Setup of run B:
==> flow/design.v (excerpt) <==
module arbiter_puf #(parameter challenge_size = 8, response_width = 24)
					(input logic [challenge_size-1 : 0] challenge,
					input logic clk, reset,
					output logic [response_width-1 : 0] response);
clock: 5.07 ns
lec_check: 0
abc_area: 1
cap_margin: 35
cell_pad_in_sites_detail_placement: 0
cell_pad_in_sites_global_placement: 0
core_margin: 5
core_utilization: 72
cts_cluster_size: 58
gpl_timing_driven: 1
max_routing_layer: met5
min_routing_layer: met1
slew_margin: 20
run.sh (not shown) runs the stock make flow with config.mk's settings and CLKGATE_MAP_FILE=.
Setup changes, run B to run D
- setting HOLD_SLACK_MARGIN to 0.29 for the first time
- changing CAP_MARGIN from 35 to 20
- setting PLACE_DENSITY_LB_ADDON to 0.0 for the first time
- changing CTS_CLUSTER_SIZE from 58 to 70
- removing ABC_AREA (formerly 1)
- setting SETUP_SLACK_MARGIN to 0.55 for the first time
- changing CORE_MARGIN from 5 to 2
- changing the clock period (ns, I/O delays scaled along) from 5.07 to 2.15
Notes after the runs:
- Across run B and run D, none had a timing, DRC or antenna violation.
- Between run B and run D, cell count decreased.
- Run D contains fewer vias than run B.
- [run D] clock group share of total power fell 0.3 points relative to run B
- Where hold slack is concerned, run B is better than run D.
- Chip area from the yosys synthesis statistics across run B and run D: no real change.
- Per the comparison of run D with run B, worst-case clock skew picked up an extra 0.012 ns; final worst-path setup slack lost 1.69 ns.
- Of run B and run D, the higher total power belongs to run D.

========
arbiter_puf again, from the RTL that the note above started with.
==> flow/config.mk <==
export PLATFORM = sky130hd
export DESIGN_NAME = arbiter_puf
export DESIGN_NICKNAME = arbiter_puf
export VERILOG_FILES = /design/flow/design.v
export SDC_FILE = /design/flow/constraint.sdc
export NUM_CORES = 4
export LEC_CHECK = 0
export ABC_AREA = 1
export CAP_MARGIN = 20
export CELL_PAD_IN_SITES_DETAIL_PLACEMENT = 1
export CELL_PAD_IN_SITES_GLOBAL_PLACEMENT = 1
export CORE_MARGIN = 6
export CORE_UTILIZATION = 59
export CTS_CLUSTER_DIAMETER = 27
export CTS_CLUSTER_SIZE = 81
export GPL_ROUTABILITY_DRIVEN = 0
export GPL_TIMING_DRIVEN = 0
export SLEW_MARGIN = 0
export TNS_END_PERCENT = 30
==> flow/constraint.sdc <==
create_clock -name core_clock -period 8.0 [get_ports {clk}]
set_input_delay 1.6000 -clock core_clock [delete_from_list [all_inputs] [get_ports {clk}]]
set_output_delay 1.6000 -clock core_clock [all_outputs]
set_load 0.01 [all_outputs]
The baseline ran to the end with no violations.
Next try:
ABC_AREA = unset   (was 1)
CELL_PAD_IN_SITES_DETAIL_PLACEMENT = unset   (was 1)
CELL_PAD_IN_SITES_GLOBAL_PLACEMENT = unset   (was 1)
CORE_MARGIN = 2   (was 6)
CORE_UTILIZATION = 29   (was 59)
CTS_CLUSTER_DIAMETER = unset   (was 27)
CTS_CLUSTER_SIZE = unset   (was 81)
GPL_ROUTABILITY_DRIVEN = unset   (was 0)
GPL_TIMING_DRIVEN = unset   (was 0)
SLEW_MARGIN = 20   (was 0)
TNS_END_PERCENT = unset   (was 30)
clock period = 3.86 ns   (was 8.0 ns; I/O delays follow)
Effect: Final cell count grows by roughly a tenth. Cell area shrinks by a little under a tenth. Routed wire length shrinks by well over a third. Critical path depth shrinks by 5. Count of clock-buffer cells in the layout shrinks by 602. Utilization shrinks by 39 points. Area after synthesis barely changes. Setup slack got worse by 2100 ps.
Next try:
CORE_UTILIZATION = 59   (was 29)
SETUP_SLACK_MARGIN = 0.97   (was unset)
clock period = 3.76 ns   (was 3.86 ns; I/O delays follow)
The new run passed the timing, design-rule and antenna checks.
Sequential cell count does not change.
Via count increases by 1.0%.
Worst hold slack gets worse by 250 ps.
Next try:
CORE_UTILIZATION = 65   (was 59)
CTS_CLUSTER_DIAMETER = 384   (was unset)
HOLD_SLACK_MARGIN = 0.29   (was unset)
SETUP_SLACK_MARGIN = 0.93   (was 0.97)
TNS_END_PERCENT = 5   (was unset)
Cell count is lower by a few percent; combinational power is lower by a little under a tenth; worst setup slack improved by 33 ps; routed wire length is lower slightly; area after synthesis does not change; total power is lower by a few percent; clock power is lower by a few percent; non-clock buffer count is higher by 4; fmax is higher slightly.
Next try:
CORE_UTILIZATION = 40   (was 65)
CTS_CLUSTER_DIAMETER = unset   (was 384)
HOLD_SLACK_MARGIN = unset   (was 0.29)
SETUP_SLACK_MARGIN = unset   (was 0.93)
TNS_END_PERCENT = unset   (was 5)
clock period = 8.0 ns   (was 3.76 ns; I/O delays follow)
Worst setup slack is better by 2900 ps; power drops by well over a third; via count drops slightly; non-clock buffer count drops by 67; final area climbs slightly; count of clock-buffer cells in the layout climbs by 90; synthesized cell count is unchanged; flip-flop count is unchanged.
Next try:
ABC_AREA = 1   (was unset)
CELL_PAD_IN_SITES_DETAIL_PLACEMENT = 1   (was unset)
CELL_PAD_IN_SITES_GLOBAL_PLACEMENT = 1   (was unset)
CORE_MARGIN = 6   (was 2)
CORE_UTILIZATION = 37   (was 40)
CTS_CLUSTER_DIAMETER = 27   (was unset)
CTS_CLUSTER_SIZE = 44   (was unset)
GPL_ROUTABILITY_DRIVEN = 0   (was unset)
GPL_TIMING_DRIVEN = 0   (was unset)
PLACE_DENSITY = 0.92   (was unset)
SLEW_MARGIN = 0   (was 20)
TNS_END_PERCENT = 30   (was unset)
After rerunning: Die size is higher by roughly a tenth. Global-route usage came out higher by 9.3 points. Sequential power hardly moves. Final area increases by a little under a tenth. Critical path depth rose by 5. Core utilization stays flat. Via count goes up by a quarter to a third.

========
arbiter_puf again, from the RTL that the note above started with.
Settings: LEC_CHECK=0, ABC_AREA=1, CAP_MARGIN=20, CELL_PAD_IN_SITES_DETAIL_PLACEMENT=1, CELL_PAD_IN_SITES_GLOBAL_PLACEMENT=1, CORE_MARGIN=6, CORE_UTILIZATION=59, CTS_CLUSTER_DIAMETER=27, CTS_CLUSTER_SIZE=33, GPL_ROUTABILITY_DRIVEN=0, GPL_TIMING_DRIVEN=0, SLEW_MARGIN=0, TNS_END_PERCENT=30; clock period 8.0 ns.
==> next run, changes <==
- CELL_PAD_IN_SITES_DETAIL_PLACEMENT: 1 -> unset
- CELL_PAD_IN_SITES_GLOBAL_PLACEMENT: 1 -> unset
- CORE_MARGIN: 6 -> 2
- CORE_UTILIZATION: 59 -> 72
- CTS_CLUSTER_DIAMETER: 27 -> 227
- CTS_CLUSTER_SIZE: 33 -> unset
- GPL_ROUTABILITY_DRIVEN: 0 -> unset
- GPL_TIMING_DRIVEN: 0 -> unset
- SLEW_MARGIN: 0 -> 20
- TNS_END_PERCENT: 30 -> unset
- clock period: 8.0 -> 2.15 ns (I/O delays scaled with it)
Synthesized area is unchanged.
Wire length is lower by 46%.
Die area is lower by 20%.
Critical path depth is lower by 5.
==> next run, changes <==
- ABC_AREA: 1 -> unset
- CAP_MARGIN: 20 -> 0
- CORE_ASPECT_RATIO: unset -> 0.71
- CTS_CLUSTER_DIAMETER: 227 -> 359
- CTS_CLUSTER_SIZE: unset -> 19
- PLACE_DENSITY_LB_ADDON: unset -> 0.0
- SETUP_SLACK_MARGIN: unset -> 0.62
Routed wire length drops by 4.3%.
First-iteration DRC count rises by 9.4%.
Total power falls by 19%.
Setup slack gains 140 ps.
==> next run, changes <==
- CAP_MARGIN: 0 -> 5
- CORE_ASPECT_RATIO: 0.71 -> 0.72
- CTS_CLUSTER_DIAMETER: 359 -> unset
- CTS_CLUSTER_SIZE: 19 -> 57
- HOLD_SLACK_MARGIN: unset -> 0.29
- SLEW_MARGIN: 20 -> 40
What happened: The changed run finished clean. Cell count is higher slightly. Final area increases by a few percent. Maximum frequency rose slightly.
==> next run, changes <==
- CAP_MARGIN: 5 -> 20
- CORE_ASPECT_RATIO: 0.72 -> unset
- CTS_CLUSTER_DIAMETER: unset -> 359
- CTS_CLUSTER_SIZE: 57 -> 19
- HOLD_SLACK_MARGIN: 0.29 -> unset
- SLEW_MARGIN: 40 -> 20
Fmax came out higher by 1.1%.
Setup slack improves by 21 ps.
Via count came out lower by about 2.3%.
Routed wire length came out lower by about 3.5%.
Sequential cell count stays the same.
Core utilization came out lower by 2.5 points.
Die area is about the same.
Sequential share of layout area came out higher by 1.4 points.
Cell count came out lower by about 1.6%.
Synthesized cell count does not change.
Combinational power came out higher by 11%.
==> next run, changes <==
- CAP_MARGIN: 20 -> 30
- CELL_PAD_IN_SITES_DETAIL_PLACEMENT: unset -> 0
- CELL_PAD_IN_SITES_GLOBAL_PLACEMENT: unset -> 0
- CTS_CLUSTER_DIAMETER: 359 -> unset
- CTS_CLUSTER_SIZE: 19 -> 70
- GPL_TIMING_DRIVEN: unset -> 1
- MAX_ROUTING_LAYER: unset -> met5
- MIN_ROUTING_LAYER: unset -> met1
- SETUP_SLACK_MARGIN: 0.62 -> 0.55
- SLEW_MARGIN: 20 -> 40
Effect: The changed run passed the timing, design-rule and antenna checks; cell count rose by about 2.6%; core utilization rose by 2.8 points; power rose by 24%; global-route usage rose by 0.65 points; register-to-register slack degrades by 70 ps; setup slack degrades by 62 ps; routed wire length rose by about 3.6%.

========
Starting RTL as in the previous note.
## arbiter_puf
module arbiter_puf #(parameter challenge_size = 8, response_width = 24)
					(input logic [challenge_size-1 : 0] challenge,
					input logic clk, reset,
					output logic [response_width-1 : 0] response);
==> flow/config.mk <==
export PLATFORM = sky130hd
export DESIGN_NAME = arbiter_puf
export DESIGN_NICKNAME = arbiter_puf
export VERILOG_FILES = /design/flow/design.v
export SDC_FILE = /design/flow/constraint.sdc
export NUM_CORES = 4
export LEC_CHECK = 0
export ABC_AREA = 1
export CAP_MARGIN = 20
export CORE_ASPECT_RATIO = 1.36
export CORE_MARGIN = 2
export CORE_UTILIZATION = 72
export CTS_CLUSTER_SIZE = 99
export SETUP_SLACK_MARGIN = -0.34
export SLEW_MARGIN = 20
export TNS_END_PERCENT = 15
==> flow/constraint.sdc <==
create_clock -name core_clock -period 3.47 [get_ports {clk}]
set_input_delay 0.6940 -clock core_clock [delete_from_list [all_inputs] [get_ports {clk}]]
set_output_delay 0.6940 -clock core_clock [all_outputs]
set_load 0.01 [all_outputs]
The starting point went through all stages and came out clean.
Next try:
ABC_AREA = unset   (was 1)
CORE_ASPECT_RATIO = unset   (was 1.36)
CTS_CLUSTER_SIZE = unset   (was 99)
PLACE_DENSITY = 0.39   (was unset)
SETUP_SLACK_MARGIN = 0.4   (was -0.34)
TNS_END_PERCENT = 10   (was 15)
clock period = 2.2 ns   (was 3.47 ns; I/O delays follow)
Result: Worst setup slack got worse by 780 ps; die area barely changes; first-iteration DRC count fell by about 3%; synthesized cell count came out lower by 2.2%; routed wire length falls by about 2%; power goes up by about 60%; worst hold slack gets better by 50 ps; via count shrinks by about 1.3%; sequential share of layout area came out lower by 0.38 points; non-clock buffer count climbs by 79.

========
arbiter_puf again, from the RTL that the note above started with.
clock: 2.2 ns
lec_check: 0
abc_area: 1
cap_margin: 0
core_aspect_ratio: 1.43
core_margin: 2
core_utilization: 72
cts_cluster_size: 11
place_density: 0.39
setup_slack_margin: 0.64
slew_margin: 20
tns_end_percent: 10
The baseline produced a clean layout.
Edit:
- ABC_AREA: 1 -> not set
- CAP_MARGIN: 0 -> 20
- CORE_ASPECT_RATIO: 1.43 -> not set
- CTS_CLUSTER_SIZE: 11 -> not set
- PLACE_DENSITY: 0.39 -> not set
- PLACE_DENSITY_LB_ADDON: not set -> 0.0
- SETUP_SLACK_MARGIN: 0.64 -> 0.74
- TNS_END_PERCENT: 10 -> not set
- clock period: 2.2 -> 2.58 ns (I/O delays scaled with it)
- non-clock buffer count shrinks by 26
- worst setup slack improved by 0.22 ns
- global-route usage fell by 0.94 points
- first-iteration DRC count goes up by 13%
- clock-buffer cell count goes up by 102
- worst hold slack loses 0.086 ns
- via count falls by 1.8%
- sequential cell count stays the same
- power decreases by 9.1%
Edit:
- PLACE_DENSITY: not set -> 0.39
- PLACE_DENSITY_LB_ADDON: 0.0 -> not set
- SETUP_SLACK_MARGIN: 0.74 -> not set
- clock period: 2.58 -> 2.97 ns (I/O delays scaled with it)
Cell count barely changes.
Cell area hardly moves.
Area after synthesis stays the same.
Global-route usage drops by 0.35 points.
Non-clock buffer count falls by 38.
Die size does not change.
Total power came out lower by 14%.
Worst setup slack loses 0.14 ns.
Clock skew goes up by 0.0078 ns.
Edit:
- CORE_UTILIZATION: 72 -> 40
- PLACE_DENSITY: 0.39 -> not set
- clock period: 2.97 -> 3.86 ns (I/O delays scaled with it)
=> The new run passed the timing, design-rule and antenna checks; die size climbs by 79%; core utilization drops by 34 points; total power drops by 20%; critical path depth stays the same.

========
Starting RTL as in the previous note.
clock: 2.25 ns
lec_check: 0
cap_margin: 20
cell_pad_in_sites_detail_placement: 0
cell_pad_in_sites_global_placement: 0
core_margin: 2
core_utilization: 72
cts_cluster_size: 70
gpl_timing_driven: 1
max_routing_layer: met5
min_routing_layer: met1
place_density_lb_addon: 0.0
setup_slack_margin: 0.67
slew_margin: 20
Edit:
Settings changed: CAP_MARGIN 20 to 15.
Clock period 2.25 ns to 2.26 ns, I/O delays scaled along.
Outcome: Clock power grows slightly. Setup slack got worse by 13 ps. Die size is unchanged. Routed wire length shrinks slightly. Core utilization shrinks by 0.15 points.
Edit:
Settings changed: ABC_AREA set to 0, CAP_MARGIN 15 to 35, CORE_UTILIZATION 72 to 70, CTS_CLUSTER_SIZE 70 to 58, PLACE_DENSITY_LB_ADDON 0.0 to not set, SETUP_SLACK_MARGIN 0.67 to not set.
Clock period 2.26 ns to 5.07 ns, I/O delays scaled along.
=> The new run completed without violations. Via count came out lower slightly. Total power came out lower by well over a third. Hold slack gains 66 ps. First-iteration DRC count came out lower by a few percent. Sequential power came out lower by well over a third.
Edit:
Settings changed: ABC_AREA 0 to not set, CAP_MARGIN 35 to 15, CORE_UTILIZATION 70 to 72, CTS_CLUSTER_SIZE 58 to 70, HOLD_SLACK_MARGIN set to 0.08, PLACE_DENSITY_LB_ADDON set to 0.0, SETUP_SLACK_MARGIN set to 0.63, SLEW_MARGIN 20 to 40.
Clock period 5.07 ns to 2.15 ns, I/O delays scaled along.
Outcome: The changed run passed the timing, design-rule and antenna checks. Clock skew is higher by 12 ps. Sequential cell count is unchanged. Setup slack is worse by 2000 ps.
Edit:
Settings changed: ABC_AREA set to 1, CAP_MARGIN 15 to 20, CELL_PAD_IN_SITES_DETAIL_PLACEMENT 0 to not set, CELL_PAD_IN_SITES_GLOBAL_PLACEMENT 0 to not set, CTS_CLUSTER_DIAMETER set to 227, CTS_CLUSTER_SIZE 70 to 15, GPL_ROUTABILITY_DRIVEN set to 0, GPL_TIMING_DRIVEN 1 to not set, HOLD_SLACK_MARGIN 0.08 to 0.29, MAX_ROUTING_LAYER met5 to not set, MIN_ROUTING_LAYER met1 to not set, PLACE_DENSITY_LB_ADDON 0.0 to 0.01.
Effect:
- The new run finished with timing, DRC and antenna clean
- synthesized area barely changes
- non-clock buffer count drops by 8
- first-iteration DRC count climbs by 5.9%
- hold slack is better by 170 ps

========
Starting RTL as in the previous note.
Settings: LEC_CHECK=0, CAP_MARGIN=20, CELL_PAD_IN_SITES_DETAIL_PLACEMENT=2, CELL_PAD_IN_SITES_GLOBAL_PLACEMENT=3, CORE_MARGIN=5, CORE_UTILIZATION=40, CTS_CLUSTER_DIAMETER=297, GPL_TIMING_DRIVEN=1, SETUP_SLACK_MARGIN=1.43, SLEW_MARGIN=20, TNS_END_PERCENT=45; clock period 5.22 ns.
The starting point passed the timing, design-rule and antenna checks.
Edit:
- CAP_MARGIN: 20 -> 40
- CELL_PAD_IN_SITES_DETAIL_PLACEMENT: 2 -> 0
- CELL_PAD_IN_SITES_GLOBAL_PLACEMENT: 3 -> 2
- CORE_ASPECT_RATIO: default -> 1.83
- CORE_UTILIZATION: 40 -> 69
- CTS_CLUSTER_DIAMETER: 297 -> 194
- GPL_TIMING_DRIVEN: 1 -> 0
- MAX_ROUTING_LAYER: default -> met4
- PLACE_DENSITY: default -> 0.58
=>
- The new run never finished: it broke off in 3_1_place_gp_skip_io, error GPL-0301
- die size drops by 41%
- area after synthesis is unchanged
- synthesized cell count stays the same
Edit:
- CAP_MARGIN: 40 -> 20
- CELL_PAD_IN_SITES_DETAIL_PLACEMENT: 0 -> default
- CELL_PAD_IN_SITES_GLOBAL_PLACEMENT: 2 -> default
- CORE_ASPECT_RATIO: 1.83 -> default
- CORE_MARGIN: 5 -> 2
- CORE_UTILIZATION: 69 -> 40
- CTS_CLUSTER_DIAMETER: 194 -> default
- GPL_TIMING_DRIVEN: 0 -> default
- MAX_ROUTING_LAYER: met4 -> default
- PLACE_DENSITY: 0.58 -> default
- SETUP_SLACK_MARGIN: 1.43 -> 1.11
- TNS_END_PERCENT: 45 -> default
- clock period: 5.22 -> 3.86 ns (I/O delays scaled with it)
Outcome: The changed run went through all stages and came out clean; synthesized cell count stays the same; die size is higher by 68%; synthesized area is unchanged.
Edit:
- CORE_UTILIZATION: 40 -> 65
- SETUP_SLACK_MARGIN: 1.11 -> 0.74
- clock period: 3.86 -> 4.4 ns (I/O delays scaled with it)
Outcome:
- utilization went up by 27 points
- synthesized area stays the same
- register-to-register slack gains 0.44 ns
- non-clock buffer count rises by 5
- final cell count drops by 11%
- count of clock-buffer cells in the layout shrinks by 75
- sequential cell count does not change
- clock power fell by 18%
- cell area drops by 1.9%
Edit:
- ABC_AREA: default -> 1
- CORE_UTILIZATION: 65 -> 72
- SETUP_SLACK_MARGIN: 0.74 -> default
- clock period: 4.4 -> 5.48 ns (I/O delays scaled with it)
Effect:
- The changed run finished clean
- setup slack gains 0.85 ns
- global-route usage is higher by 3.0 points
- cell count shrinks by about 0.8%
- routed wire length climbs by 4.7%
- power went down by 20%
- design area came out lower by about 0.43%
Edit:
- ABC_AREA: 1 -> default
- CORE_UTILIZATION: 72 -> 57
- clock period: 5.48 -> 3.76 ns (I/O delays scaled with it)
Outcome:
- The new run finished with timing, DRC and antenna clean
- first-iteration DRC count falls by 18%
- global-route usage fell by 5.0 points
- total power is higher by 51%
- count of clock-buffer cells in the layout climbs by 38
- via count came out lower by 2.7%
- worst hold slack improves by 0.048 ns
- critical path depth is unchanged
- cell area came out higher by 1.5%
Power is estimated from default activity; no workload was simulated.
